<file path="design.v">
module pwm #(
    parameter step = 10000
)(
    input logic clk, 
    input logic rst,
    input integer duty_cycle,  
    output logic pwm_out
);
    integer pwm_on;
    localparam integer scalar = step/100;
    int pwm_count;
    logic switch;
    always_ff @(posedge clk) begin
        if (rst) begin
            pwm_on <= 0;
            pwm_count <= 0;
            switch <= 0;
        end
        else begin
        pwm_on <= duty_cycle*scalar;
        if (duty_cycle >= 99 || duty_cycle <= 1) begin
            if (duty_cycle >= 99) begin
                switch <= 0;
            end
            if (duty_cycle <= 1) begin
                switch <= 1;
            end
        end
        else begin
            if (pwm_count > pwm_on - 1) begin
                switch <= 1;
                if (pwm_count > step - 1) begin
                    pwm_count <= 0;
                    switch <= 0;
                end
                else begin
                    pwm_count <= pwm_count + 1;
                end
            end
            else begin
                pwm_count <= pwm_count + 1;
            end
        end
        end
    end
    assign pwm_out = (switch) ? 1'b1 : 1'b0;
endmodule
module ramp #(
    parameter step = 2000000,  
    parameter [0:6] steps = 7'b0011100,  
    parameter int n_steps = $bits(steps)
)(
    input logic clk,
    input logic rst,
    output int pwm_value
);
    integer stage;  
    integer count;  
    integer pwm_count;  
    localparam integer substep = step / 100;
    function automatic integer rate(input integer i);
        integer next;
        integer current;
        begin
            if (i < n_steps - 1) next = steps[i + 1] ? 100 : 0;
            else next = steps[0] ? 100 : 0;
            current = steps[i] ? 100 : 0;
            rate = (next - current) / 100;
        end
    endfunction
    integer stage_rate;
    always_comb begin
        stage_rate = 0;
        for (int i = 0; i < n_steps; i++)
            if (stage == i) stage_rate = rate(i);
    end
    always_ff @(posedge clk) begin
        if (rst) begin
            stage <= 0;
            count <= 0;
            pwm_count <= 0;
            if (steps[0]) pwm_value <= 100;
            else pwm_value <= 0;
        end
        else begin
        pwm_count <= pwm_count + 1;
        if (pwm_count == substep - 1) begin
            pwm_value <= pwm_value + stage_rate;
            pwm_count <= 0;
        end
        count <= count + 1;  
        if (count == step) begin
            count <= 0;  
            if (stage < n_steps - 1) begin
                stage <= stage + 1;
            end 
            else begin
                stage <= 0;
                if (steps[0]) pwm_value <= 100;
                else pwm_value <= 0;
            end
        end
        end
    end
endmodule
module top(
    input logic clk,
    input logic rst,
    output logic    RGB_G,
    output logic    RGB_R,
    output logic    RGB_B
);
    logic red_out;
    integer red;
    logic green_out;
    integer green;
    logic blue_out;
    integer blue;
    ramp #(
        .steps (7'b1100011)
    )
    u1 (
        .clk (clk),
        .rst (rst),
        .pwm_value (red)
    );
    ramp #(
        .steps (7'b0111000)
    )
    u2 (
            .clk (clk),
            .rst (rst),
            .pwm_value (green)
        );
    ramp #(
        .steps (7'b0001110)
    )
    u3 (
        .clk (clk),
        .rst (rst),
        .pwm_value (blue)
    );
    pwm u4 (
        .clk (clk),
        .rst (rst),
        .duty_cycle (red),
        .pwm_out (red_out)
    );
    assign RGB_R = red_out;
    pwm u5 (
        .clk (clk),
        .rst (rst),
        .duty_cycle (green),
        .pwm_out (green_out)
    );
    assign RGB_G = green_out;
    pwm u6 (
        .clk (clk),
        .rst (rst),
        .duty_cycle (blue),
        .pwm_out (blue_out)
    );
    assign RGB_B = blue_out;
endmodule
</file>
<file path="run.sh">
#!/bin/bash
# the make line also repeats each setting of config.mk as NAME=value (left out here)
make -C /OpenROAD-flow-scripts/flow DESIGN_CONFIG=/design/flow/config.mk WORK_HOME=/design/flow/orfs CLKGATE_MAP_FILE= finish
</file>
<file path="config.mk">
export PLATFORM = sky130hd
export DESIGN_NAME = top
export DESIGN_NICKNAME = top
export VERILOG_FILES = /design/flow/design.v
export SDC_FILE = /design/flow/constraint.sdc
export NUM_CORES = 4
export LEC_CHECK = 0
export CAP_MARGIN = 20
export CORE_MARGIN = 2
export CORE_UTILIZATION = 72
export CTS_CLUSTER_SIZE = 99
export PLACE_DENSITY_LB_ADDON = 0.26
export SETUP_SLACK_MARGIN = 0.52
export SLEW_MARGIN = 40
</file>
<file path="constraint.sdc">
create_clock -name core_clock -period 4.17 [get_ports {clk}]
set_input_delay 0.8340 -clock core_clock [delete_from_list [all_inputs] [get_ports {clk}]]
set_output_delay 0.8340 -clock core_clock [all_outputs]
set_load 0.01 [all_outputs]
</file>
==> results of run 1 <==
## cell type report
cell class	count	area [µm²]
repair buffers	240	2320
fillers	2351	6950
clock inverters	38	673
inverters	476	1790
flip-flops and latches	573	11700
well taps	704	881
multi-input cells	3719	28800
clock buffers	76	1680
## per-layer routing
metal  track usage, %  share of wire [%]  up-vias
met1             40.6                 34    18500
met2             62.7                 45     3300
met3             5.46                 11     1347
met4             20.8                9.7        6
met5                0              0.027        -
li1                 -                  -    17000
## metrics by stage
step                      power (µW)  worst slack [ns]  hold slack, ns
after detailed placement        5840            -0.236           0.450
after global routing           12400            -0.591           0.490
after floorplan                 5780          -0.00233           0.430
after global placement          5830           -0.0667           0.443
final                          12300            -0.477           0.465
after CTS                      12100            -0.251           0.474
## repair_timing
item                       in CTS  in global routing
buffers inserted              111                 68
setup endpoints to repair     162                187
pin swaps                     199                183
gates cloned                   10                  2
hold buffers                    0                  0
resized                       333                308
==> results.json, run 1 <==
{
  "cp-end-kind": "flop",
  "crit_end": "u6.pwm_count[7]$_SDFFE_PP0N_",
  "maxSlewHeadroom_pct": 37.2,
  "status": "finished with violations",
  "grt_overflow_total": 0,
  "dpl.hpwl_mm": 59.2,
  "drt_first_pass_iters": 11,
  "p_sw_uw": 2880,
  "setup_tns_ns": -30.78,
  "finalSetupViolCount": 91,
  "utilization_pct": 87.3,
  "finalCriticalPeriod_ns": 4.65,
  "port_buffers": 4,
  "fin_cells": 5826,
  "grt_setup_unrepaired": "yes",
  "min_path_type": "reg -> reg",
  "cts_max_level": 2,
  "r2r-end": "u6.pwm_count[7]$_SDFFE_PP0N_",
  "synth_flops": 573,
  "muxShareOfSynthArea_pct": 0.154,
  "grt_pass1_wl_mm": 170,
  "path_max_fanout": 15,
  "yosysTopAreaCell": "dfxtp_1",
  "ys_sh_simple_pct": 22.1,
  "fin_ws_ns": -0.477,
  "clkPwrFrac_pct": 52.7,
  "ys_warn_count": 4,
  "clock_latency_ns": 0.71,
  "die_w_um": 239,
  "dieArea_um2": 57000,
  "power_leader": "clock",
  "dieHeight_um": 239,
  "reg2regPathDepth": 20,
  "pwr-share-comb_pct": 2.5,
  "track_usage_pct": 35.5,
  "n_antenna_cell": 0,
  "critPathKind": "reg -> reg",
  "path_delay_family": "simple AND/OR/NAND/NOR gates",
  "core_um2": 54800,
  "ys_top_cells_by_area": "dfxtp_1 (29%), ha_1 (16%), xor2_1 (6.8%), nor2_1 (5.8%), xnor2_1 (5.4%)",
  "std_cell_rows": 86,
  "clkTransAtPathRegs_ns": 0.08,
  "skew_ns": 0.0509,
  "violatedChecks": "setup timing",
  "wl_mm": 136,
  "arrival_ns": 5.26,
  "slowest_delay_ns": 0.48,
  "hold_viol_final": 0,
  "edf_count": 0,
  "whs_path_depth": 1,
  "seqPwrFrac_pct": 44.8,
  "comb_power_uw": 306,
  "sw_frac_of_total_pct": 23.4,
  "clock_sinks": 573,
  "adder_share_pct": 19.5,
  "area_delta_synth_final_pct": 20.5,
  "yosys_area_um2": 39700,
  "p_leak_uw": 0.0212,
  "top_cells_by_count": "nor2_1 (612), dfxtp_1 (573), ha_1 (495)",
  "startpoint": "u6.pwm_on[6]$_SDFF_PP0_",
  "p_clk_uw": 6470,
  "syn_inst": 4867,
  "fmax_ghz": 0.215,
  "drt-initial-drc-count": 5804,
  "ff_type": "dfxtp_1",
  "holdPathEnd": "u2.count[0]$_SDFF_PP0_",
  "grt_pass1_vias": 36400,
  "grt_antenna_before_repair": 6,
  "tightestPinTransition_ns": 0.933,
  "p_int_uw": 9390,
  "dp_cells": 5521,
  "pwr_density_cell_nw_per_um2": 256,
  "ir_drop_mv": 0.405,
  "nets": 5645,
  "clock-root-buffer": "clkbuf_16",
  "ys_sh_aoi_pct": 11.7,
  "synth.top_cell.area_share_pct": 28.9,
  "drcViolationCount": 0,
  "warnings": 99,
  "synth_area_um2": 39700,
  "most_common_cell": "nor2_1",
  "cp.required_ns": 4.78,
  "synth_seq_share_pct": 28.9,
  "ios": 5,
  "ys_sh_xor_pct": 12.2,
  "vias": 40100,
  "synth.net_count": 5442,
  "crit_cells": 20,
  "cpMaxStageDelayCell": "or4_4",
  "dpl_cell_area_um2": 41100,
  "timing.critical_path.buf_inv": 4,
  "synth.distinct_cells": 81,
  "rrSetupSlack_ns": -0.48,
  "grt_start_max_net_pins": 42,
  "finalCritPeriodShare_pct": 111,
  "syn_area_per_cell_um2": 8.16,
  "hp-start": "u2.count[0]$_SDFF_PP0_",
  "slew_viol_final": 0,
  "cap_violations": 0,
  "clockBufferDepth": 3,
  "ys_cells": 4867,
  "worstPathCellList": "or3_4 > or3b_4 > or4_4 > or4_4 > nor2_4 > nand2_4 > nor2_4 > xnor2_1 > ha_2 > nand4_1 > buf_4 > nor4_4 > buf_4 > nand3_1 > nand3_1 > mux2_4 > o21bai_4 > buf_12 > buf_16 > nor2_1",
  "fp_util_pct": 72.5,
  "async_reset_ff_share_pct": 0,
  "vias_per_cell": 6.88,
  "timing.rr.start": "u6.pwm_on[6]$_SDFF_PP0_",
  "critical_path.startpoint_type": "flop",
  "top_logic_kind": "simple AND/OR/NAND/NOR gates",
  "gp_congestion": 0.880,
  "ant_nets": 0,
  "finalInstanceArea_um2": 47800,
  "cts_tree": "yes",
  "wl_per_cell_um": 23.3,
  "cts_made_buffers": 60,
  "p_seq_uw": 5490
}
==> run 2: changes to the inputs <==
Settings changed: ABC_AREA set to 0, CAP_MARGIN 20 to 40, CELL_PAD_IN_SITES_DETAIL_PLACEMENT set to 2, CELL_PAD_IN_SITES_GLOBAL_PLACEMENT set to 1, CORE_ASPECT_RATIO set to 0.9, CORE_UTILIZATION 72 to 33, CTS_CLUSTER_SIZE 99 to 30, GPL_TIMING_DRIVEN set to 0, MAX_ROUTING_LAYER set to met4, MIN_ROUTING_LAYER set to met2, PLACE_DENSITY_LB_ADDON 0.26 to unset, SETUP_SLACK_MARGIN 0.52 to 0.26, SLEW_MARGIN 40 to 35, TNS_END_PERCENT set to 75.
Clock period 4.17 ns to 7.5 ns, I/O delays scaled along.
==> run 2 against run 1 <==
Compared with the run above: the run now finishes clean; clock power down 41%; cell area fell by 6.9%; critical path depth decreased by 4; hold slack hardly changed; die size up 120%; highest routed layer is now met4.
==> results.json, run 2 <==
{
  "status": "no timing/DRC/antenna violations",
  "wl_mm": 114,
  "dpl.hpwl_mm": 85.4,
  "synth_seq_share_pct": 28.9,
  "fin_cells": 6607,
  "ys_sh_aoi_pct": 11.7,
  "setup_tns_ns": 0,
  "crit_cells": 16,
  "top_cells_by_count": "nor2_1 (612), dfxtp_1 (573), ha_1 (495)",
  "grt_pass1_wl_mm": 188,
  "std_cell_rows": 120,
  "nets": 5540,
  "critical_path.startpoint_type": "flop",
  "area_delta_synth_final_pct": 12.1,
  "pwr-share-comb_pct": 2.0,
  "holdPathEnd": "u1.pwm_count[0]$_SDFF_PP0_",
  "r2r-end": "u5.pwm_count[10]$_SDFFE_PP0N_",
  "hold_viol_final": 0,
  "syn_inst": 4867,
  "core_um2": 119000,
  "synth_area_um2": 39700,
  "cpMaxStageDelayCell": "nor4_1",
  "fin_ws_ns": 1.89,
  "sw_frac_of_total_pct": 23.0,
  "place_ws_ns": 2.18,
  "clkTransAtPathRegs_ns": 0.06,
  "startpoint": "u5.pwm_on[2]$_SDFF_PP0_",
  "cts_made_buffers": 74,
  "reg2regPathDepth": 16,
  "synth.top_cell.area_share_pct": 28.9,
  "hp-start": "u1.pwm_count[0]$_SDFF_PP0_",
  "adder_share_pct": 19.5,
  "drt-initial-drc-count": 4020,
  "top_logic_kind": "simple AND/OR/NAND/NOR gates",
  "ys_sh_simple_pct": 22.1,
  "p_int_uw": 5420,
  "port_buffers": 4,
  "path_max_fanout": 10,
  "muxShareOfSynthArea_pct": 0.154,
  "dpl_cell_area_um2": 41900,
  "most_common_cell": "nor2_1",
  "drcViolationCount": 0,
  "whs_path_depth": 1,
  "cts_resized": 0,
  "p_leak_uw": 0.0201,
  "dp_cells": 6474,
  "edf_count": 0,
  "cts_setup_buffers": 0,
  "timing.critical_path.buf_inv": 1,
  "hold_buffers": 0,
  "grt_antenna_before_repair": 0,
  "clockBufferDepth": 3,
  "finalCritPeriodShare_pct": 74.8,
  "async_reset_ff_share_pct": 0,
  "die_w_um": 370,
  "power_leader": "clock",
  "track_usage_pct": 28.9,
  "cp-end-kind": "flop",
  "seqPwrFrac_pct": 43.6,
  "comb_power_uw": 139,
  "synth_flops": 573,
  "yosys_area_um2": 39700,
  "wl_per_cell_um": 17.3,
  "cts_tree": "yes",
  "vias": 46200,
  "ys_warn_count": 4,
  "cap_violations": 0,
  "clock-root-buffer": "clkbuf_16",
  "yosysTopAreaCell": "dfxtp_1",
  "slowest_delay_ns": 0.60,
  "p_seq_uw": 3070,
  "p_clk_uw": 3830,
  "grt_setup_unrepaired": "no",
  "ys_top_cells_by_area": "dfxtp_1 (29%), ha_1 (16%), xor2_1 (6.8%), nor2_1 (5.8%), xnor2_1 (5.4%)",
  "min_path_type": "reg -> reg",
  "worstPathCellList": "nor3_1 > nand2b_1 > or4_1 > nand3b_1 > nand2b_1 > or4_1 > xor2_1 > ha_1 > nand4_1 > nor4_1 > o21ai_0 > o2111ai_1 > xnor2_1 > a41o_1 > clkbuf_1 > nor2_1",
  "skew_ns": 0.0271,
  "finalCriticalPeriod_ns": 5.61,
  "tightestPinTransition_ns": 0.903,
  "finalSetupViolCount": 0,
  "vias_per_cell": 7.00,
  "fmax_ghz": 0.178,
  "synth.distinct_cells": 81,
  "ios": 5,
  "drt_first_pass_iters": 6,
  "cp.required_ns": 7.99,
  "slew_viol_final": 0,
  "rrSetupSlack_ns": 1.89,
  "crit_end": "u5.pwm_count[10]$_SDFFE_PP0N_",
  "synth.net_count": 5442,
  "grt_overflow_total": 0,
  "timing.rr.start": "u5.pwm_on[2]$_SDFF_PP0_",
  "grt_pass1_vias": 55100,
  "pwr_density_cell_nw_per_um2": 158,
  "utilization_pct": 37.3,
  "arrival_ns": 6.10,
  "path_delay_family": "simple AND/OR/NAND/NOR gates",
  "gp_congestion": 0.841,
  "clock_sinks": 573,
  "critPathKind": "reg -> reg",
  "ir_drop_mv": 0.143,
  "fp_util_pct": 33.3,
  "syn_area_per_cell_um2": 8.16,
  "grt_start_max_net_pins": 22,
  "clock_latency_ns": 0.65,
  "ff_type": "dfxtp_1",
  "dieHeight_um": 333,
  "ant_nets": 0,
  "finalInstanceArea_um2": 44500,
  "ys_cells": 4867,
  "clkPwrFrac_pct": 54.4,
  "cts_max_level": 3,
  "p_sw_uw": 1620,
  "dieArea_um2": 123000,
  "ys_sh_xor_pct": 12.2,
  "maxSlewHeadroom_pct": 39.8,
  "warnings": 96
}
==> run 2: area by class of cell <==
type | instances | area [µm²]
Antenna cell | 1 | 2.50
Buffer | 99 | 382
Clock buffer | 105 | 2210
Clock inverter | 26 | 354
Fill cell | 13700 | 74700
Inverter | 476 | 1790
Multi-Input combinational cell | 3719 | 26100
Sequential cell | 573 | 11500
Tap cell | 1586 | 1980
Timing Repair Buffer | 22 | 213
==> run 2: routing by layer <==
metal / share of wire [%] / global-route usage (%)
met4: 3.3 / 3.68
met1: 0 / -
met5: 0 / -
met3: 42 / 39.0
met2: 55 / 32.7
==> run 2: metrics by stage <==
step | hold slack (ns) | total power [µW]
floorplan | 0.430 | 3210
global placement | 0.445 | 3260
finish | 0.465 | 7040
global route | 0.502 | 7280
CTS | 0.475 | 7110
detailed placement | 0.459 | 3270
==> run 3: changes to the inputs <==
Settings changed: CAP_MARGIN 40 to 20, CELL_PAD_IN_SITES_DETAIL_PLACEMENT 2 to unset, CELL_PAD_IN_SITES_GLOBAL_PLACEMENT 1 to unset, CORE_ASPECT_RATIO 0.9 to 1.48, CORE_UTILIZATION 33 to 71, CTS_CLUSTER_SIZE 30 to 40, GPL_TIMING_DRIVEN 0 to unset, MAX_ROUTING_LAYER met4 to unset, MIN_ROUTING_LAYER met2 to unset, PLACE_DENSITY_LB_ADDON set to 0.25, SETUP_SLACK_MARGIN 0.26 to 1.95, SLEW_MARGIN 35 to 20.
Clock period 7.5 ns to 6.15 ns, I/O delays scaled along.
==> run 3 against run 2 <==
Compared with the run above: wire length shrank 26%; combinational power is about 10% higher; fmax rose by 26%; critical path depth grew 2; sequential share of layout area rose by 0.55 points; sequential power increased by 22%; count of clock-buffer cells in the layout down 31; setup slack lost 0.19 ns; clock power hardly changed; clock skew shrank 0.013 ns; core utilization is 42 points higher; area after synthesis did not move; largest cell class unchanged.
==> results.json, run 3 <==
{
  "vias_per_cell": 5.79,
  "cpMaxStageDelayCell": "or4_4",
  "finalInstanceArea_um2": 43700,
  "ys_cells": 4867,
  "path_max_fanout": 8,
  "drt_first_pass_iters": 5,
  "hp-start": "u1.pwm_count[0]$_SDFF_PP0_",
  "hold_slack_ns": 0.463,
  "cp-end-kind": "flop",
  "comb_area_um2": 26700,
  "async_reset_ff_share_pct": 0,
  "status": "no timing/DRC/antenna violations",
  "warnings": 99,
  "p_sw_uw": 1670,
  "clkPwrFrac_pct": 49.5,
  "min_path_type": "reg -> reg",
  "finalSetupViolCount": 0,
  "most_common_cell": "nor2_1",
  "setup_tns_ns": 0,
  "syn_inst": 4867,
  "synth_area_um2": 39700,
  "syn_area_per_cell_um2": 8.16,
  "power_leader": "clock",
  "sw_frac_of_total_pct": 21.7,
  "p_leak_uw": 0.0201,
  "n_antenna_cell": 0,
  "finalCritPeriodShare_pct": 72.4,
  "timing.rr.start": "u6.pwm_on[5]$_SDFF_PP0_",
  "synth_seq_share_pct": 28.9,
  "nets": 5472,
  "crit_end": "u6.pwm_count[29]$_SDFFE_PP0N_",
  "critPathKind": "reg -> reg",
  "adder_share_pct": 19.5,
  "ys_sh_aoi_pct": 11.7,
  "tightestPinTransition_ns": 1.05,
  "hold_viol_final": 0,
  "clkTransAtPathRegs_ns": 0.07,
  "top_cells_by_count": "nor2_1 (612), dfxtp_1 (573), ha_1 (495)",
  "grt_pass1_vias": 32900,
  "ir_drop_mv": 0.221,
  "fmax_ghz": 0.224,
  "muxShareOfSynthArea_pct": 0.154,
  "yosys_area_um2": 39700,
  "drt-initial-drc-count": 1074,
  "core_um2": 55300,
  "worstPathCellList": "or3_4 > or3b_4 > or4_4 > or4_4 > nor2_4 > nand2_4 > nor2_2 > xnor2_1 > ha_1 > a21o_1 > a21oi_1 > o21ai_2 > a221oi_2 > mux2_4 > o21bai_4 > buf_6 > buf_12 > a21oi_1",
  "synth.top_cell.area_share_pct": 28.9,
  "clock_sinks": 573,
  "reg2regPathDepth": 18,
  "critical_path.startpoint_type": "flop",
  "ys_top_cells_by_area": "dfxtp_1 (29%), ha_1 (16%), xor2_1 (6.8%), nor2_1 (5.8%), xnor2_1 (5.4%)",
  "port_buffers": 4,
  "hold_buffers": 0,
  "clockBufferDepth": 3,
  "dieHeight_um": 292,
  "path_delay_family": "simple AND/OR/NAND/NOR gates",
  "clock-root-buffer": "clkbuf_16",
  "dieArea_um2": 57900,
  "timing.critical_path.buf_inv": 2,
  "ios": 5,
  "grt_pass1_wl_mm": 142,
  "pwr-share-comb_pct": 2.0,
  "whs_path_depth": 1,
  "dpl.hpwl_mm": 59.8,
  "cp.required_ns": 6.67,
  "dpl_cell_area_um2": 40500,
  "cap_violations": 0,
  "maxSlewHeadroom_pct": 30.3,
  "fillCellCount": 3741,
  "p_clk_uw": 3820,
  "yosysTopAreaCell": "dfxtp_1",
  "grt_start_max_net_pins": 59,
  "grt_setup_unrepaired": "yes",
  "startpoint": "u6.pwm_on[5]$_SDFF_PP0_",
  "synth.net_count": 5442,
  "utilization_pct": 79.0,
  "r2r-end": "u6.pwm_count[29]$_SDFFE_PP0N_",
  "p_seq_uw": 3740,
  "grt_overflow_total": 0,
  "cts_tree": "yes",
  "ant_nets": 0,
  "drcViolationCount": 0,
  "cts_max_level": 2,
  "area_delta_synth_final_pct": 10.0,
  "comb_power_uw": 155,
  "vias": 32900,
  "finalCriticalPeriod_ns": 4.45,
  "synth_flops": 573,
  "wl_mm": 84.4,
  "rrSetupSlack_ns": 1.70,
  "edf_count": 0,
  "ys_warn_count": 4,
  "die_w_um": 198,
  "wl_per_cell_um": 14.8,
  "std_cell_rows": 105,
  "holdPathEnd": "u1.pwm_count[0]$_SDFF_PP0_",
  "track_usage_pct": 28.7,
  "pwr_density_cell_nw_per_um2": 177,
  "ys_sh_simple_pct": 22.1,
  "grt_antenna_before_repair": 0,
  "ff_type": "dfxtp_1",
  "skew_ns": 0.0145,
  "cts_made_buffers": 55,
  "dp_cells": 5540,
  "fp_util_pct": 71.8,
  "fin_cells": 5689,
  "crit_cells": 18,
  "seqPwrFrac_pct": 48.5,
  "slew_viol_final": 0,
  "slowest_delay_ns": 0.47,
  "synth.distinct_cells": 81,
  "arrival_ns": 4.98,
  "ys_sh_xor_pct": 12.2,
  "regArea_um2": 11500,
  "top_logic_kind": "simple AND/OR/NAND/NOR gates",
  "p_int_uw": 6040,
  "clock_latency_ns": 0.65,
  "gp_congestion": 0.884
}
run 3: metal layers:
layer	up-vias	GRT usage [%]	wire length (µm)
li1	16600	-	-
met4	0	12.3	3200
met3	231	3.56	2710
met1	15500	29.8	32800
met2	560	56.4	45700
met5	-	0	0
run 3: cell type report:
cell class,count,area share [%]
flip-flops and latches,573,26.3
repair buffers,69,1.52
well taps,749,2.15
multi-input cells,3722,61.2
clock buffers,74,3.59
inverters,476,4.09
clock inverters,26,1.11
run 3: repair_timing:
item / in CTS / in global routing
gates resized: 48 / 99
gates cloned: 6 / 0
pin swaps: 12 / 48
buffers inserted: 19 / 24
endpoints found under the setup margin: 130 / 157
run 3: per-stage QoR:
stage	power [µW]	setup WS [ns]
floorplan	3920	1.90
global placement	3950	1.28
detailed placement	3950	1.20
CTS	7760	1.65
global route	7910	1.52
finish	7710	1.70
==> run 4: changes to the inputs <==
Settings changed: ABC_AREA 0 to unset, CORE_ASPECT_RATIO 1.48 to unset, CORE_UTILIZATION 71 to 72, CTS_CLUSTER_DIAMETER set to 209, CTS_CLUSTER_SIZE 40 to unset, PLACE_DENSITY_LB_ADDON 0.25 to 0.02, SETUP_SLACK_MARGIN 1.95 to 0.22, TNS_END_PERCENT 75 to unset.
Clock period 6.15 ns to 4.33 ns, I/O delays scaled along.
==> run 4 against run 3 <==
Compared with the run above: now fails the layout checks on setup timing; sequential share of layout area decreased by 0.26 points; core utilization increased by 1.5 points; area after synthesis unchanged; first-iteration DRC count increased by 67%; largest power group is now sequential cells.
==> results.json, run 4 <==
{
  "setup_tns_ns": -0.725,
  "vias": 32800,
  "synth_area_um2": 39700,
  "p_sw_uw": 2390,
  "yosys_area_um2": 39700,
  "slew_viol_final": 0,
  "sw_frac_of_total_pct": 22.2,
  "drt_first_pass_iters": 6,
  "edf_count": 0,
  "ys_warn_count": 4,
  "whs_path_depth": 1,
  "ys_top_cells_by_area": "dfxtp_1 (29%), ha_1 (16%), xor2_1 (6.8%), nor2_1 (5.8%), xnor2_1 (5.4%)",
  "port_buffers": 4,
  "drt-initial-drc-count": 1798,
  "cp.required_ns": 4.85,
  "finalSetupViolCount": 30,
  "clock_latency_ns": 0.65,
  "clkPwrFrac_pct": 48.5,
  "adder_share_pct": 19.5,
  "dpl.hpwl_mm": 58.6,
  "gp_congestion": 0.885,
  "ys_cells": 4867,
  "grt_start_max_net_pins": 70,
  "track_usage_pct": 27.3,
  "hold_viol_final": 0,
  "synth.distinct_cells": 81,
  "grt_pass1_wl_mm": 135,
  "die_w_um": 239,
  "r2r-end": "u6.pwm_count[15]$_SDFFE_PP0N_",
  "holdPathEnd": "u2.count[0]$_SDFF_PP0_",
  "warnings": 99,
  "n_antenna_cell": 0,
  "syn_inst": 4867,
  "critical_path.startpoint_type": "flop",
  "p_seq_uw": 5310,
  "arrival_ns": 4.90,
  "pwr_density_cell_nw_per_um2": 244,
  "hold_buffers": 0,
  "synth.top_cell.area_share_pct": 28.9,
  "min_path_type": "reg -> reg",
  "clockBufferDepth": 3,
  "grt_overflow_total": 0,
  "cts_max_level": 2,
  "rrSetupSlack_ns": -0.05,
  "most_common_cell": "nor2_1",
  "reg2regPathDepth": 18,
  "fp_util_pct": 72.5,
  "syn_area_per_cell_um2": 8.16,
  "fin_cells": 5682,
  "timing.critical_path.buf_inv": 1,
  "synth_flops": 573,
  "utilization_pct": 80.5,
  "ff_type": "dfxtp_1",
  "finalCritPeriodShare_pct": 101,
  "synth.net_count": 5442,
  "p_clk_uw": 5220,
  "muxShareOfSynthArea_pct": 0.154,
  "crit_cells": 18,
  "wl_mm": 82.7,
  "timing.rr.start": "u6.pwm_on[5]$_SDFF_PP0_",
  "async_reset_ff_share_pct": 0,
  "wl_per_cell_um": 14.6,
  "fmax_ghz": 0.228,
  "core_um2": 54800,
  "cap_violations": 0,
  "status": "finished with violations",
  "ios": 5,
  "crit_end": "u6.pwm_count[15]$_SDFFE_PP0N_",
  "grt_pass1_vias": 30200,
  "maxSlewHeadroom_pct": 27.2,
  "yosysTopAreaCell": "dfxtp_1",
  "pwr-share-comb_pct": 2.1,
  "drcViolationCount": 0,
  "ys_sh_aoi_pct": 11.7,
  "clkTransAtPathRegs_ns": 0.06,
  "slowest_delay_ns": 0.48,
  "area_delta_synth_final_pct": 11.1,
  "dieHeight_um": 239,
  "ys_sh_simple_pct": 22.1,
  "startpoint": "u6.pwm_on[5]$_SDFF_PP0_",
  "cts_tree": "yes",
  "seqPwrFrac_pct": 49.4,
  "clock_sinks": 573,
  "grt_antenna_before_repair": 0,
  "path_max_fanout": 8,
  "tightestPinTransition_ns": 1.09,
  "nets": 5504,
  "comb_power_uw": 231,
  "cp-end-kind": "flop",
  "std_cell_rows": 86,
  "path_delay_family": "simple AND/OR/NAND/NOR gates",
  "hold_slack_ns": 0.458,
  "vias_per_cell": 5.77,
  "fin_ws_ns": -0.0471,
  "skew_ns": 0.0289,
  "worstPathCellList": "or3_4 > or3b_4 > or4_4 > or4_4 > nor2_4 > nand2_4 > nor2_4 > xnor2_2 > ha_2 > a21o_1 > a21o_1 > a21oi_2 > o21ai_1 > a221oi_2 > mux2_4 > o21bai_4 > clkbuf_16 > nor2_1",
  "grt_setup_unrepaired": "yes",
  "power_leader": "sequential cells",
  "clock-root-buffer": "clkbuf_16",
  "hp-start": "u2.count[0]$_SDFF_PP0_",
  "ant_nets": 0,
  "ys_sh_xor_pct": 12.2,
  "critPathKind": "reg -> reg",
  "top_logic_kind": "simple AND/OR/NAND/NOR gates",
  "ir_drop_mv": 0.374,
  "synth_seq_share_pct": 28.9,
  "dieArea_um2": 57000,
  "violatedChecks": "setup timing",
  "finalCriticalPeriod_ns": 4.38,
  "cpMaxStageDelayCell": "or4_4",
  "cts_made_buffers": 60,
  "p_leak_uw": 0.0202,
  "p_int_uw": 8370,
  "top_cells_by_count": "nor2_1 (612), dfxtp_1 (573), ha_1 (495)",
  "dp_cells": 5530
}
[run 4: area by class of cell]
cell class | instances | area [µm²]
clock buffer | 85 | 1750
clock inverter | 26 | 293
fill | 3791 | 10700
inverter | 476 | 1790
multi-input combinational | 3719 | 26900
sequential | 573 | 11500
tap | 704 | 881
timing repair buffer | 99 | 977
[run 4: metrics by stage]
step	cell area, µm²	setup slack (ns)	total power (µW)
after floorplan	39800	0.134	5560
after global placement	40800	0.0192	5620
after global routing	44100	-0.224	11100
final	44100	-0.0471	10800
after detailed placement	40800	-0.0406	5620
after CTS	43000	0.0242	10800
[run 4: what timing repair did]
item,in CTS,in global routing
cloned,0,9
buffers inserted,4,28
gates resized,23,179
setup endpoints to repair,88,144
pin swaps,11,90
[run 4: routing by layer]
layer | part of all wire, % | track usage [%] | vias up
met4 | 1.9 | 7.01 | 0
met5 | 0 | 0 | -
met3 | 3.7 | 3.11 | 128
met2 | 47 | 46.4 | 562
met1 | 47 | 36.9 | 15400
li1 | - | - | 16700
==> run 5: changes to the inputs <==
Settings changed: ABC_AREA set to 0, CORE_ASPECT_RATIO set to 1.02, CTS_CLUSTER_DIAMETER 209 to 380, CTS_CLUSTER_SIZE set to 26, SETUP_SLACK_MARGIN 0.22 to 0.41, SLEW_MARGIN 20 to 40, TNS_END_PERCENT set to 75.
Clock period 4.33 ns to 4.16 ns, I/O delays scaled along.
==> run 5 against run 4 <==
Compared with the run above: the layout still fails its checks (setup timing); setup slack worse by 0.19 ns; synthesized cell count unchanged; core utilization grew 2.5 points; sequential share of layout area is 0.27 points lower; clock power shrank 44%; clock skew grew 0.012 ns; non-clock buffer count increased by 97; register-to-register slack worse by 0.19 ns; global-route usage rose by 0.98 points; sequential power rose by 3.8%; critical path type unchanged.
==> results.json, run 5 <==
{
  "adder_share_pct": 19.5,
  "cp-end-kind": "flop",
  "nets": 5568,
  "r2r-end": "u6.pwm_count[15]$_SDFFE_PP0N_",
  "muxShareOfSynthArea_pct": 0.154,
  "utilization_pct": 83.0,
  "sw_frac_of_total_pct": 22.8,
  "warnings": 99,
  "place_ws_ns": -0.191,
  "synth_area_um2": 39700,
  "min_path_type": "reg -> reg",
  "rrSetupSlack_ns": -0.24,
  "power_leader": "sequential cells",
  "timing.critical_path.buf_inv": 1,
  "drcViolationCount": 0,
  "fin_ws_ns": -0.240,
  "fillCellCount": 3391,
  "ys_sh_xor_pct": 12.2,
  "p_leak_uw": 0.0200,
  "std_cell_rows": 86,
  "ys_sh_simple_pct": 22.1,
  "pwr_density_cell_nw_per_um2": 193,
  "clkPwrFrac_pct": 33.7,
  "whs_path_depth": 1,
  "syn_area_per_cell_um2": 8.16,
  "p_sw_uw": 1980,
  "core_um2": 54200,
  "grt_pass1_wl_mm": 140,
  "slew_viol_final": 0,
  "dieArea_um2": 57000,
  "grt_pass1_vias": 31200,
  "finalSetupViolCount": 33,
  "skew_ns": 0.0405,
  "drt-initial-drc-count": 2079,
  "cts_max_level": 1,
  "track_usage_pct": 28.3,
  "cts_tree": "yes",
  "synth_seq_share_pct": 28.9,
  "fp_util_pct": 73.2,
  "ios": 5,
  "seqPwrFrac_pct": 63.2,
  "ff_type": "dfxtp_1",
  "hold_viol_final": 0,
  "p_int_uw": 6730,
  "syn_inst": 4867,
  "clock_latency_ns": 0.62,
  "pwr-share-comb_pct": 3.0,
  "edf_count": 0,
  "vias": 33500,
  "ys_top_cells_by_area": "dfxtp_1 (29%), ha_1 (16%), xor2_1 (6.8%), nor2_1 (5.8%), xnor2_1 (5.4%)",
  "clock_sinks": 573,
  "wl_met1_mm": 39.3,
  "wl_per_cell_um": 15.6,
  "setup_tns_ns": -7.31,
  "grt_overflow_total": 0,
  "path_delay_family": "simple AND/OR/NAND/NOR gates",
  "yosys_area_um2": 39700,
  "grt_start_max_net_pins": 81,
  "wl_met2_mm": 44.8,
  "async_reset_ff_share_pct": 0,
  "critical_path.startpoint_type": "flop",
  "cap_violations": 0,
  "synth_flops": 573,
  "ant_nets": 0,
  "n_antenna_cell": 0,
  "p_clk_uw": 2940,
  "ys_warn_count": 4,
  "wl_mm": 89.1,
  "p_seq_uw": 5510,
  "synth.net_count": 5442,
  "grt_setup_unrepaired": "yes",
  "die_w_um": 237,
  "grt_antenna_before_repair": 0,
  "finalCriticalPeriod_ns": 4.40,
  "top_logic_kind": "simple AND/OR/NAND/NOR gates",
  "reg2regPathDepth": 17,
  "vias_per_cell": 5.88,
  "ys_cells": 4867,
  "met3WireLength_mm": 2.95,
  "gp_congestion": 0.884,
  "startpoint": "u6.pwm_on[5]$_SDFF_PP0_",
  "hp-start": "u2.count[0]$_SDFF_PP0_",
  "comb_power_uw": 263,
  "ys_sh_aoi_pct": 11.7,
  "clock-root-buffer": "clkbuf_16",
  "synth.top_cell.area_share_pct": 28.9,
  "crit_end": "u6.pwm_count[15]$_SDFFE_PP0N_",
  "crit_cells": 17,
  "maxSlewHeadroom_pct": 41.4,
  "drt_first_pass_iters": 6,
  "arrival_ns": 4.91,
  "most_common_cell": "nor2_1",
  "path_max_fanout": 8,
  "top_layer": "met4",
  "slowest_delay_ns": 0.48,
  "violatedChecks": "setup timing",
  "fmax_ghz": 0.227,
  "clockBufferDepth": 3,
  "ir_drop_mv": 0.335,
  "worstPathCellList": "or3_4 > or3b_4 > or4_4 > or4_4 > nor2_4 > nand2_2 > nor2_2 > xnor2_1 > ha_1 > a21o_1 > a21oi_2 > o21ai_2 > a221oi_2 > mux2_4 > o21bai_4 > clkbuf_16 > nor2_2",
  "critPathKind": "reg -> reg",
  "tightestPinTransition_ns": 0.873,
  "synth.distinct_cells": 81,
  "timing.rr.start": "u6.pwm_on[5]$_SDFF_PP0_",
  "area_delta_synth_final_pct": 13.4,
  "yosysTopAreaCell": "dfxtp_1",
  "cp.required_ns": 4.67,
  "clkTransAtPathRegs_ns": 0.10,
  "dpl.hpwl_mm": 58.8,
  "cpMaxStageDelayCell": "or4_4",
  "top_cells_by_count": "nor2_1 (612), dfxtp_1 (573), ha_1 (495)",
  "dieHeight_um": 241,
  "finalCritPeriodShare_pct": 106,
  "port_buffers": 4,
  "cts_made_buffers": 26,
  "dp_cells": 5549,
  "holdPathEnd": "u2.count[0]$_SDFF_PP0_",
  "status": "finished with violations",
  "fin_cells": 5698
}
-- run 5: cell type report --
cell class,count,area [µm²],area share (%)
timing repair buffer,196,1900,4.22
clock inverter,2,46.3,0.103
inverter,476,1790,3.99
sequential,573,11600,25.8
tap,704,881,1.96
clock buffer,27,654,1.45
multi-input combinational,3720,28100,62.5
-- run 5: routing by layer --
| layer | track usage (%) | up-vias |
|---|---|---|
| li1 | - | 16800 |
| met1 | 36.5 | 15800 |
| met2 | 51.9 | 684 |
| met3 | 2.24 | 180 |
| met4 | 5.91 | 0 |
| met5 | 0 | - |
-- run 5: repair_timing --
item                                    CTS  global route
pin swaps                               132           169
gates cloned                              7             5
endpoints found under the setup margin  146           166
hold buffers                              0             0
setup buffers                            49            59
gates resized                           192           307
-- run 5: metrics by stage --
step | cell area (µm²) | hold WS (ns) | total power (µW)
detailed placement | 41100 | 0.451 | 5850
global placement | 41100 | 0.443 | 5850
CTS | 43200 | 0.474 | 8750
finish | 45000 | 0.466 | 8710
floorplan | 40000 | 0.430 | 5790
global route | 45000 | 0.502 | 8980
==> run 6: changes to the inputs <==
Settings changed: ABC_AREA 0 to 1, CORE_ASPECT_RATIO 1.02 to 1.48, CORE_UTILIZATION 72 to 15, CTS_CLUSTER_DIAMETER 380 to unset, CTS_CLUSTER_SIZE 26 to 97, PLACE_DENSITY_LB_ADDON 0.02 to unset, SETUP_SLACK_MARGIN 0.41 to 1.95, SLEW_MARGIN 40 to 20.
Clock period 4.16 ns to 7.5 ns, I/O delays scaled along.
==> run 6 against run 5 <==
Compared with the run above: the run now finishes clean; wire length up 33%; register-to-register slack improved by 3.5 ns; sequential power shrank 44%; largest cell class unchanged.
==> results.json, run 6 <==
{
  "ys_sh_xor_pct": 5.64,
  "port_buffers": 4,
  "clock_latency_ns": 0.68,
  "slowest_delay_ns": 0.34,
  "worstPathCellList": "inv_1 > ha_1 > nand2_1 > nor2_1 > nand2_1 > nor3_2 > nand3_1 > nor2_1 > nand3_1 > xor2_1 > ha_1 > nand2_1 > nor2_1 > and2_1 > and3_1 > nand2_1 > nand3_1 > nand4_1 > o21ai_2 > buf_4 > nor2_1",
  "ir_drop_mv": 0.131,
  "power_leader": "clock",
  "drt-initial-drc-count": 1896,
  "edf_count": 0,
  "track_usage_pct": 7.45,
  "cts_setup_buffers": 0,
  "fin_ws_ns": 3.31,
  "synth_flops": 573,
  "fmax_ghz": 0.239,
  "timing.critical_path.buf_inv": 2,
  "min_path_type": "reg -> reg",
  "p_int_uw": 5290,
  "synth_area_um2": 46600,
  "warnings": 96,
  "p_sw_uw": 1540,
  "whs_path_depth": 1,
  "synth.top_cell.area_share_pct": 24.6,
  "yosysTopAreaCell": "dfxtp_1",
  "clock_sinks": 573,
  "vias": 43400,
  "finalCriticalPeriod_ns": 4.19,
  "arrival_ns": 4.72,
  "ys_cells": 7008,
  "finalSetupViolCount": 0,
  "cts_tree": "yes",
  "syn_area_per_cell_um2": 6.65,
  "grt_start_max_net_pins": 74,
  "yosys_area_um2": 46600,
  "cpMaxStageDelayCell": "nor3_2",
  "ys_sh_aoi_pct": 11.4,
  "tightestPinTransition_ns": 0.996,
  "timing.rr.start": "u5.pwm_on[2]$_SDFF_PP0_",
  "holdPathEnd": "u3.pwm_count[0]$_SDFF_PP0_",
  "pwr_density_cell_nw_per_um2": 126,
  "cp-end-kind": "flop",
  "fin_cells": 11200,
  "clockBufferDepth": 3,
  "rrSetupSlack_ns": 3.31,
  "cts_resized": 0,
  "synth.net_count": 7583,
  "ff_type": "dfxtp_1",
  "clock-root-buffer": "clkbuf_16",
  "top_logic_kind": "simple AND/OR/NAND/NOR gates",
  "most_common_cell": "nand2_1",
  "synth_seq_share_pct": 24.6,
  "place_ws_ns": 3.23,
  "slew_viol_final": 0,
  "startpoint": "u5.pwm_on[2]$_SDFF_PP0_",
  "dieArea_um2": 315000,
  "core_um2": 310000,
  "ys_sh_simple_pct": 31.5,
  "grt_pass1_vias": 43300,
  "setup_tns_ns": 0,
  "grt_antenna_before_repair": 1,
  "die_w_um": 462,
  "sw_frac_of_total_pct": 22.5,
  "dpl_cell_area_um2": 51500,
  "critPathKind": "reg -> reg",
  "finalInstanceArea_um2": 54000,
  "status": "no timing/DRC/antenna violations",
  "cap_violations": 0,
  "adder_share_pct": 16.6,
  "dieHeight_um": 682,
  "seqPwrFrac_pct": 44.9,
  "hold_buffers": 0,
  "path_max_fanout": 30,
  "cp.required_ns": 8.03,
  "ys_warn_count": 4,
  "clkTransAtPathRegs_ns": 0.06,
  "crit_cells": 21,
  "p_seq_uw": 3060,
  "path_delay_family": "simple AND/OR/NAND/NOR gates",
  "grt_overflow_total": 0,
  "grt_setup_unrepaired": "no",
  "comb_power_uw": 115,
  "top_cells_by_count": "nand2_1 (1362), inv_1 (1134), nor2_1 (925)",
  "area_delta_synth_final_pct": 15.8,
  "wl_per_cell_um": 10.6,
  "fp_util_pct": 15.0,
  "dpl.hpwl_mm": 93.6,
  "ant_nets": 0,
  "crit_end": "u5.pwm_count[5]$_SDFFE_PP0N_",
  "ios": 5,
  "grt_pass1_wl_mm": 200,
  "critical_path.startpoint_type": "flop",
  "pwr-share-comb_pct": 1.7,
  "nets": 7574,
  "p_clk_uw": 3650,
  "wl_mm": 118,
  "muxShareOfSynthArea_pct": 0,
  "synth.distinct_cells": 59,
  "reg2regPathDepth": 21,
  "drcViolationCount": 0,
  "r2r-end": "u5.pwm_count[5]$_SDFFE_PP0N_",
  "maxSlewHeadroom_pct": 33.4,
  "dp_cells": 11100,
  "cts_made_buffers": 71,
  "std_cell_rows": 249,
  "clkPwrFrac_pct": 53.4,
  "ys_top_cells_by_area": "dfxtp_1 (25%), ha_1 (13%), nand2_1 (11%), inv_1 (9.1%), nor2_1 (7.5%)",
  "syn_inst": 7008,
  "hold_viol_final": 0,
  "gp_congestion": 0.908,
  "vias_per_cell": 3.88,
  "finalCritPeriodShare_pct": 55.9,
  "drt_first_pass_iters": 8,
  "skew_ns": 0.0298,
  "p_leak_uw": 0.0231,
  "cts_max_level": 3,
  "async_reset_ff_share_pct": 0,
  "hp-start": "u3.pwm_count[0]$_SDFF_PP0_"
}
## run 6: layer usage
metal	up-vias	global-route usage, %	part of all wire (%)
li1	22800	-	-
met2	621	14.5	53
met4	0	3.71	4.2
met1	19700	7.78	41
met5	-	0	0
met3	286	0.733	2.6
## run 6: through the flow
stage	hold slack, ns	power [µW]	utilization [%]
2_1_floorplan	0.413	3210	-
3_3_place_gp	0.430	3250	16.6
5_1_grt	0.455	7080	17.4
3_5_place_dp	0.431	3250	16.6
6_report	0.442	6820	17.4
4_1_cts	0.444	6960	17.4
## run 6: area by class of cell
| type | instances | area [µm²] |
|---|---|---|
| antenna | 1 | 2.50 |
| clock buffer | 105 | 2200 |
| clock inverter | 22 | 267 |
| fill | 35400 | 256000 |
| inverter | 1148 | 4310 |
| multi-input combinational | 5185 | 30400 |
| sequential | 573 | 11500 |
| tap | 4141 | 5180 |
| timing repair buffer | 20 | 158 |
==> run 7: changes to the inputs <==
Settings changed: CORE_ASPECT_RATIO 1.48 to 0.95, CORE_UTILIZATION 15 to 72, PLACE_DENSITY set to 0.76, SETUP_SLACK_MARGIN 1.95 to 0.53.
Clock period 7.5 ns to 3.7 ns, I/O delays scaled along.
==> run 7 against run 6 <==
Compared with the run above: the layout now fails its checks (setup timing); fmax down 6.6%; register-to-register slack lost 4.1 ns; first-iteration DRC count rose to 4.4 times the previous value; largest cell class unchanged; highest routed layer unchanged.
==> results.json, run 7 <==
{
  "status": "finished with violations",
  "violatedChecks": "setup timing",
  "ys_sh_xor_pct": 5.64,
  "path_delay_family": "AND-OR/OR-AND gates",
  "top_cells_by_count": "nand2_1 (1362), inv_1 (1134), nor2_1 (925)",
  "wl_per_cell_um": 19.6,
  "seqPwrFrac_pct": 45.7,
  "r2r-end": "u5.pwm_on[18]$_SDFF_PP0_",
  "holdPathEnd": "u3.pwm_count[0]$_SDFF_PP0_",
  "top_logic_kind": "simple AND/OR/NAND/NOR gates",
  "synth.distinct_cells": 59,
  "cts_made_buffers": 61,
  "dpl.hpwl_mm": 87.0,
  "wl_mm": 159,
  "skew_ns": 0.0649,
  "worstPathCellList": "inv_1 > ha_1 > inv_1 > fa_1 > inv_1 > ha_1 > ha_4 > nand2_1 > o21ai_0 > nand2_1 > nand2_1 > a31oi_2 > o21ai_0 > o21ai_0 > a21oi_1",
  "area_delta_synth_final_pct": 18.9,
  "dp_cells": 7804,
  "arrival_ns": 5.10,
  "clkPwrFrac_pct": 51.7,
  "fin_ws_ns": -0.784,
  "clkTransAtPathRegs_ns": 0.07,
  "port_buffers": 4,
  "maxSlewHeadroom_pct": 3.93,
  "min_path_type": "reg -> reg",
  "fmax_ghz": 0.223,
  "most_common_cell": "nand2_1",
  "synth_flops": 573,
  "synth.top_cell.area_share_pct": 24.6,
  "grt_start_max_net_pins": 76,
  "fillCellCount": 3352,
  "adder_share_pct": 16.6,
  "gp_congestion": 0.974,
  "nets": 7802,
  "hold_buffers": 0,
  "slowest_delay_ns": 1.12,
  "dieHeight_um": 252,
  "crit_cells": 15,
  "ant_nets": 0,
  "clock-root-buffer": "clkbuf_16",
  "synth.net_count": 7583,
  "drcViolationCount": 0,
  "finalInstanceArea_um2": 55400,
  "ys_sh_simple_pct": 31.5,
  "p_seq_uw": 6180,
  "cts_tree": "yes",
  "fin_cells": 8105,
  "ys_sh_aoi_pct": 11.4,
  "core_um2": 63700,
  "tightestPinTransition_ns": 1.43,
  "ys_top_cells_by_area": "dfxtp_1 (25%), ha_1 (13%), nand2_1 (11%), inv_1 (9.1%), nor2_1 (7.5%)",
  "track_usage_pct": 36.7,
  "slew_viol_final": 0,
  "grt_antenna_before_repair": 0,
  "muxShareOfSynthArea_pct": 0,
  "critical_path.startpoint_type": "flop",
  "fp_util_pct": 73.1,
  "hp-start": "u3.pwm_count[0]$_SDFF_PP0_",
  "p_sw_uw": 3160,
  "clockBufferDepth": 3,
  "drt_first_pass_iters": 23,
  "grt_setup_unrepaired": "yes",
  "ys_warn_count": 4,
  "vias_per_cell": 6.45,
  "grt_overflow_total": 0,
  "async_reset_ff_share_pct": 0,
  "syn_area_per_cell_um2": 6.65,
  "sw_frac_of_total_pct": 23.3,
  "critPathKind": "reg -> reg",
  "clock_sinks": 573,
  "power_leader": "clock",
  "die_w_um": 265,
  "synth_seq_share_pct": 24.6,
  "grt_pass1_vias": 45400,
  "cpMaxStageDelayCell": "o21ai_0",
  "dieArea_um2": 66800,
  "yosys_area_um2": 46600,
  "pwr_density_cell_nw_per_um2": 244,
  "startpoint": "u2.pwm_value[4]$_SDFF_PP0_",
  "finalCriticalPeriod_ns": 4.48,
  "ys_cells": 7008,
  "vias": 52300,
  "reg2regPathDepth": 15,
  "cts_max_level": 2,
  "ir_drop_mv": 0.519,
  "cp.required_ns": 4.32,
  "ff_type": "dfxtp_1",
  "drt-initial-drc-count": 8433,
  "crit_end": "u5.pwm_on[18]$_SDFF_PP0_",
  "n_antenna_cell": 0,
  "std_cell_rows": 90,
  "whs_path_depth": 1,
  "warnings": 101,
  "path_max_fanout": 6,
  "ios": 5,
  "edf_count": 0,
  "p_int_uw": 10400,
  "comb_power_uw": 349,
  "timing.rr.start": "u2.pwm_value[4]$_SDFF_PP0_",
  "cap_violations": 0,
  "pwr-share-comb_pct": 2.6,
  "timing.critical_path.buf_inv": 3,
  "hold_viol_final": 0,
  "dpl_cell_area_um2": 47800,
  "p_leak_uw": 0.0247,
  "grt_pass1_wl_mm": 210,
  "p_clk_uw": 6990,
  "synth_area_um2": 46600,
  "finalCritPeriodShare_pct": 121,
  "cp-end-kind": "flop",
  "utilization_pct": 86.9,
  "finalSetupViolCount": 68,
  "rrSetupSlack_ns": -0.78,
  "syn_inst": 7008,
  "clock_latency_ns": 0.73,
  "yosysTopAreaCell": "dfxtp_1"
}
## run 7: final cells by class
type	instances	area (µm²)	share of cell area [%]
clock buffer	81	1740	3.15
clock inverter	32	495	0.894
inverter	1148	4340	7.83
multi-input combinational	5185	33600	60.7
sequential	573	11700	21.1
tap	828	1040	1.87
timing repair buffer	258	2460	4.44
## run 7: what timing repair did
item	4_1_cts	5_1_grt
hold endpoints to repair	0	0
setup endpoints to repair	206	214
cloned	11	3
resized	401	544
pin swaps	105	177
setup buffers	90	84
## run 7: metrics by stage
stage / setup WS [ns] / setup TNS, ns / power, µW / hold slack, ns
after floorplan: 0.430 / 0 / 6520 / 0.413
after global placement: 0.245 / 0 / 6570 / 0.425
after detailed placement: 0.0898 / 0 / 6580 / 0.447
after CTS: 0.266 / 0 / 13400 / 0.456
after global routing: -0.948 / -24.56 / 13800 / 0.476
final: -0.784 / -9.03 / 13500 / 0.457
## run 7: routing by layer
layer	share of wire, %	track usage [%]	vias to the layer above
met5	0	0	-
met4	7.4	12.1	0
met3	12	4.10	1414
met2	44	62.6	4129
met1	37	48.6	23400
li1	-	-	23300
==> run 8: changes to the inputs <==
Settings changed: ABC_AREA 1 to unset, CORE_ASPECT_RATIO 0.95 to unset, CORE_UTILIZATION 72 to 65, CTS_CLUSTER_SIZE 97 to unset, PLACE_DENSITY 0.76 to unset, SETUP_SLACK_MARGIN 0.53 to unset, TNS_END_PERCENT 75 to unset.
Clock period 3.7 ns to 3.44 ns, I/O delays scaled along.
==> run 8 against run 7 <==
Compared with the run above: still fails the layout checks on setup timing; fmax grew 4.6%; core utilization shrank 1.6 points; total power grew 7.5%; critical path depth grew 2; clock skew shrank 0.038 ns; setup slack lost 0.064 ns; count of clock-buffer cells in the layout grew 11; cell count shrank 21%; combinational power shrank 7.4%; sequential power grew 8.1%; critical endpoint is now u6.pwm_count[2]$_SDFFE_PP0N_; via count shrank 31%; register-to-register slack lost 0.06 ns.
==> results.json, run 8 <==
{
  "finalCriticalPeriod_ns": 4.29,
  "ys_sh_aoi_pct": 11.7,
  "gp_congestion": 0.858,
  "r2r-end": "u6.pwm_count[2]$_SDFFE_PP0N_",
  "edf_count": 0,
  "fin_ws_ns": -0.848,
  "worstPathCellList": "or3_4 > or3b_4 > or4_4 > or4_4 > nor2_4 > nand2_4 > nor2_4 > xnor2_1 > ha_1 > a21o_1 > a21oi_1 > o21ai_1 > a221oi_2 > mux2_4 > o21bai_4 > buf_12 > nor2_1",
  "die_w_um": 251,
  "drt_first_pass_iters": 8,
  "ant_nets": 0,
  "cap_violations": 0,
  "startpoint": "u6.pwm_on[5]$_SDFF_PP0_",
  "cp-end-kind": "flop",
  "grt_pass1_vias": 35200,
  "rrSetupSlack_ns": -0.85,
  "ff_type": "dfxtp_1",
  "n_antenna_cell": 0,
  "clkPwrFrac_pct": 51.8,
  "drcViolationCount": 0,
  "timing.critical_path.buf_inv": 1,
  "grt_start_max_net_pins": 95,
  "wl_per_cell_um": 15.6,
  "timing.rr.start": "u6.pwm_on[5]$_SDFF_PP0_",
  "p_leak_uw": 0.0237,
  "top_logic_kind": "simple AND/OR/NAND/NOR gates",
  "track_usage_pct": 29.3,
  "yosysTopAreaCell": "dfxtp_1",
  "most_common_cell": "nor2_1",
  "clock-root-buffer": "clkbuf_16",
  "std_cell_rows": 90,
  "synth_area_um2": 39700,
  "vias_per_cell": 5.67,
  "maxSlewHeadroom_pct": 25.6,
  "cts_tree": "yes",
  "cts_made_buffers": 67,
  "hp-start": "u3.pwm_count[0]$_SDFF_PP0_",
  "critPathKind": "reg -> reg",
  "async_reset_ff_share_pct": 0,
  "fmax_ghz": 0.233,
  "area_delta_synth_final_pct": 29.8,
  "pwr_density_cell_nw_per_um2": 282,
  "clockBufferDepth": 3,
  "ios": 5,
  "p_sw_uw": 3320,
  "dpl.hpwl_mm": 64.5,
  "vias": 36200,
  "critical_path.startpoint_type": "flop",
  "status": "finished with violations",
  "clock_latency_ns": 0.64,
  "p_seq_uw": 6680,
  "synth.distinct_cells": 81,
  "fin_cells": 6385,
  "p_clk_uw": 7530,
  "comb_power_uw": 323,
  "clkTransAtPathRegs_ns": 0.06,
  "cts_max_level": 3,
  "dieArea_um2": 63100,
  "holdPathEnd": "u3.pwm_count[0]$_SDFF_PP0_",
  "muxShareOfSynthArea_pct": 0.154,
  "power_leader": "clock",
  "skew_ns": 0.0269,
  "port_buffers": 4,
  "dp_cells": 6137,
  "place_ws_ns": -0.860,
  "pwr-share-comb_pct": 2.2,
  "syn_area_per_cell_um2": 8.16,
  "clock_sinks": 573,
  "synth_seq_share_pct": 28.9,
  "cpMaxStageDelayCell": "or4_4",
  "warnings": 101,
  "arrival_ns": 4.80,
  "grt_overflow_total": 0,
  "yosys_area_um2": 39700,
  "path_delay_family": "simple AND/OR/NAND/NOR gates",
  "synth.top_cell.area_share_pct": 28.9,
  "top_cells_by_count": "nor2_1 (612), dfxtp_1 (573), ha_1 (495)",
  "syn_inst": 4867,
  "ys_warn_count": 4,
  "hold_viol_final": 0,
  "grt_setup_unrepaired": "yes",
  "dieHeight_um": 251,
  "sw_frac_of_total_pct": 22.8,
  "ys_sh_simple_pct": 22.1,
  "crit_cells": 17,
  "grt_pass1_wl_mm": 159,
  "synth.net_count": 5442,
  "seqPwrFrac_pct": 46.0,
  "ir_drop_mv": 0.398,
  "finalCritPeriodShare_pct": 125,
  "violatedChecks": "setup timing",
  "whs_path_depth": 1,
  "reg2regPathDepth": 17,
  "core_um2": 60400,
  "finalSetupViolCount": 174,
  "adder_share_pct": 19.5,
  "slew_viol_final": 0,
  "fp_util_pct": 65.8,
  "min_path_type": "reg -> reg",
  "ys_sh_xor_pct": 12.2,
  "ys_cells": 4867,
  "cp.required_ns": 3.96,
  "wl_mm": 99.6,
  "path_max_fanout": 30,
  "crit_end": "u6.pwm_count[2]$_SDFFE_PP0N_",
  "drt-initial-drc-count": 2140,
  "ys_top_cells_by_area": "dfxtp_1 (29%), ha_1 (16%), xor2_1 (6.8%), nor2_1 (5.8%), xnor2_1 (5.4%)",
  "tightestPinTransition_ns": 1.12,
  "synth_flops": 573,
  "p_int_uw": 11200,
  "grt_antenna_before_repair": 0,
  "nets": 6125,
  "slowest_delay_ns": 0.50
}
run 8: stage by stage:
stage	instance area (µm²)	util [%]	hold slack (ns)	setup TNS, ns	total power, µW
2_1_floorplan	40400	-	0.430	-44.08	7010
3_3_place_gp	45500	75.5	0.441	-57.01	7090
3_5_place_dp	45500	75.5	0.446	-67.78	7100
4_1_cts	50000	82.8	0.459	-57.74	14600
5_1_grt	51500	85.4	0.470	-99.03	14900
6_report	51500	85.4	0.458	-68.11	14500
run 8: what timing repair did:
item | 4_1_cts | 5_1_grt
buffers inserted | 81 | 61
hold endpoints to repair | 0 | 0
pin swaps | 124 | 242
resized | 258 | 303
hold buffers | 0 | 0
endpoints found under the setup margin | 174 | 201
gates cloned | 11 | 0
run 8: final cells by class:
| type | count | area [µm²] |
|---|---|---|
| well taps | 782 | 978 |
| inverters | 476 | 1800 |
| clock buffers | 92 | 1920 |
| clock inverters | 30 | 450 |
| flip-flops and latches | 573 | 11500 |
| fillers | 3497 | 8840 |
| repair buffers | 713 | 5870 |
| multi-input cells | 3719 | 28900 |
run 8: layer usage:
layer  vias to the layer above  global-route usage, %  routed length, µm
met4                         0                   12.2               4020
met1                     17100                   34.5              41800
met2                       840                   53.8              50100
met3                       286                   3.42               3700
met5                         -                      0                  0
li1                      18000                      -                  -
==> run 9: changes to the inputs <==
Settings changed: CAP_MARGIN 20 to 10, CELL_PAD_IN_SITES_GLOBAL_PLACEMENT set to 0, CORE_UTILIZATION 65 to 16, CTS_CLUSTER_DIAMETER set to 86, PLACE_DENSITY set to 0.85, SETUP_SLACK_MARGIN set to -0.02, TNS_END_PERCENT set to 60.
Clock period 3.44 ns to 6.37 ns, I/O delays scaled along.
==> run 9 against run 8 <==
Compared with the run above: now clean on timing, DRC and antenna; sequential power fell by 46%; register-to-register slack improved by 2.3 ns; critical path depth fell by 2; cell area fell by 11%; setup slack improved by 2.3 ns; total power fell by 47%; via count fell by 12%; core utilization fell by 67 points; global-route usage fell by 23 points; critical path type unchanged; critical endpoint is now u5.pwm_count[22]$_SDFFE_PP0N_.
==> results.json, run 9 <==
{
  "finalCriticalPeriod_ns": 4.97,
  "p_sw_uw": 1680,
  "dieArea_um2": 252000,
  "finalCritPeriodShare_pct": 78.0,
  "rrSetupSlack_ns": 1.40,
  "cpMaxStageDelayCell": "a41o_1",
  "hold_buffers": 0,
  "arrival_ns": 5.41,
  "drt_first_pass_iters": 7,
  "syn_inst": 4867,
  "slew_viol_final": 0,
  "worstPathCellList": "nor3_1 > nand2b_1 > or4_1 > nand3b_1 > nand2b_1 > or4_1 > xor2_1 > ha_1 > nand4_1 > nor4_1 > o21ai_0 > o2111ai_1 > xnor2_1 > a41o_1 > nor2_1",
  "skew_ns": 0.0343,
  "min_path_type": "reg -> reg",
  "crit_end": "u5.pwm_count[22]$_SDFFE_PP0N_",
  "grt_overflow_total": 0,
  "synth_area_um2": 39700,
  "synth_seq_share_pct": 28.9,
  "finalInstanceArea_um2": 46000,
  "ys_cells": 4867,
  "comb_power_uw": 122,
  "synth.net_count": 5442,
  "drcViolationCount": 0,
  "fp_util_pct": 16.1,
  "adder_share_pct": 19.5,
  "clock-root-buffer": "clkbuf_16",
  "p_leak_uw": 0.0198,
  "fin_cells": 8223,
  "pwr_density_cell_nw_per_um2": 168,
  "holdPathEnd": "u2.pwm_count[0]$_SDFF_PP0_",
  "r2r-end": "u5.pwm_count[22]$_SDFFE_PP0N_",
  "p_int_uw": 6030,
  "clkTransAtPathRegs_ns": 0.06,
  "drt-initial-drc-count": 1541,
  "clock_sinks": 573,
  "port_buffers": 4,
  "wl_per_cell_um": 9.45,
  "grt_pass1_vias": 30800,
  "top_cells_by_count": "nor2_1 (612), dfxtp_1 (573), ha_1 (495)",
  "pwr-share-comb_pct": 1.6,
  "n_antenna_cell": 0,
  "critical_path.startpoint_type": "flop",
  "critPathKind": "reg -> reg",
  "dpl_cell_area_um2": 43700,
  "grt_start_max_net_pins": 62,
  "cts_setup_buffers": 0,
  "area_delta_synth_final_pct": 15.8,
  "hold_viol_final": 0,
  "cp-end-kind": "flop",
  "timing.critical_path.buf_inv": 0,
  "finalSetupViolCount": 0,
  "timing.rr.start": "u5.pwm_on[2]$_SDFF_PP0_",
  "muxShareOfSynthArea_pct": 0.154,
  "ys_sh_xor_pct": 12.2,
  "cp.required_ns": 6.81,
  "cts_max_level": 3,
  "grt_antenna_before_repair": 1,
  "async_reset_ff_share_pct": 0,
  "fmax_ghz": 0.201,
  "synth.distinct_cells": 81,
  "p_seq_uw": 3610,
  "most_common_cell": "nor2_1",
  "cap_violations": 0,
  "path_delay_family": "simple AND/OR/NAND/NOR gates",
  "tightestPinTransition_ns": 1.08,
  "ios": 5,
  "clkPwrFrac_pct": 51.6,
  "hold_slack_ns": 0.463,
  "whs_path_depth": 1,
  "cts_resized": 0,
  "dieHeight_um": 502,
  "ys_top_cells_by_area": "dfxtp_1 (29%), ha_1 (16%), xor2_1 (6.8%), nor2_1 (5.8%), xnor2_1 (5.4%)",
  "grt_setup_unrepaired": "no",
  "reg2regPathDepth": 15,
  "synth.top_cell.area_share_pct": 28.9,
  "dpl.hpwl_mm": 57.2,
  "status": "no timing/DRC/antenna violations",
  "ir_drop_mv": 0.200,
  "dp_cells": 8100,
  "yosysTopAreaCell": "dfxtp_1",
  "nets": 5434,
  "edf_count": 0,
  "ys_warn_count": 4,
  "warnings": 96,
  "synth_flops": 573,
  "top_logic_kind": "simple AND/OR/NAND/NOR gates",
  "hp-start": "u2.pwm_count[0]$_SDFF_PP0_",
  "vias_per_cell": 3.88,
  "maxSlewHeadroom_pct": 27.9,
  "p_clk_uw": 3990,
  "startpoint": "u5.pwm_on[2]$_SDFF_PP0_",
  "yosys_area_um2": 39700,
  "setup_tns_ns": 0,
  "syn_area_per_cell_um2": 8.16,
  "power_leader": "clock",
  "track_usage_pct": 6.01,
  "clockBufferDepth": 3,
  "gp_congestion": 0.844,
  "grt_pass1_wl_mm": 135,
  "crit_cells": 15,
  "sw_frac_of_total_pct": 21.8,
  "cts_made_buffers": 69,
  "die_w_um": 502,
  "ys_sh_aoi_pct": 11.7,
  "wl_mm": 77.7,
  "slowest_delay_ns": 0.88,
  "path_max_fanout": 30,
  "std_cell_rows": 182,
  "seqPwrFrac_pct": 46.8,
  "ys_sh_simple_pct": 22.1,
  "ant_nets": 0,
  "vias": 31900,
  "utilization_pct": 18.7,
  "ff_type": "dfxtp_1",
  "core_um2": 246000,
  "clock_latency_ns": 0.63,
  "cts_tree": "yes"
}
==> run 9: per-stage QoR <==
stage,total power (µW),setup slack [ns]
finish,7720,1.40
global route,7980,1.06
CTS,7820,1.37
detailed placement,3810,1.40
global placement,3810,1.41
floorplan,3780,0.256
==> run 9: per-layer routing <==
layer	part of all wire [%]	track usage [%]
met5	0	0
met4	2.1	1.81
met3	3.5	0.879
met2	48	10.9
met1	46	7.25
==> run 9: area by class of cell <==
type,count,area [µm²]
Clock buffer,92,1950
Clock inverter,31,359
Fill cell,27200,200000
Inverter,476,1790
Multi-Input combinational cell,3719,26100
Sequential cell,573,11500
Tap cell,3312,4140
Timing Repair Buffer,20,158
No activity file was given, so power comes from the tool's default toggle rates.
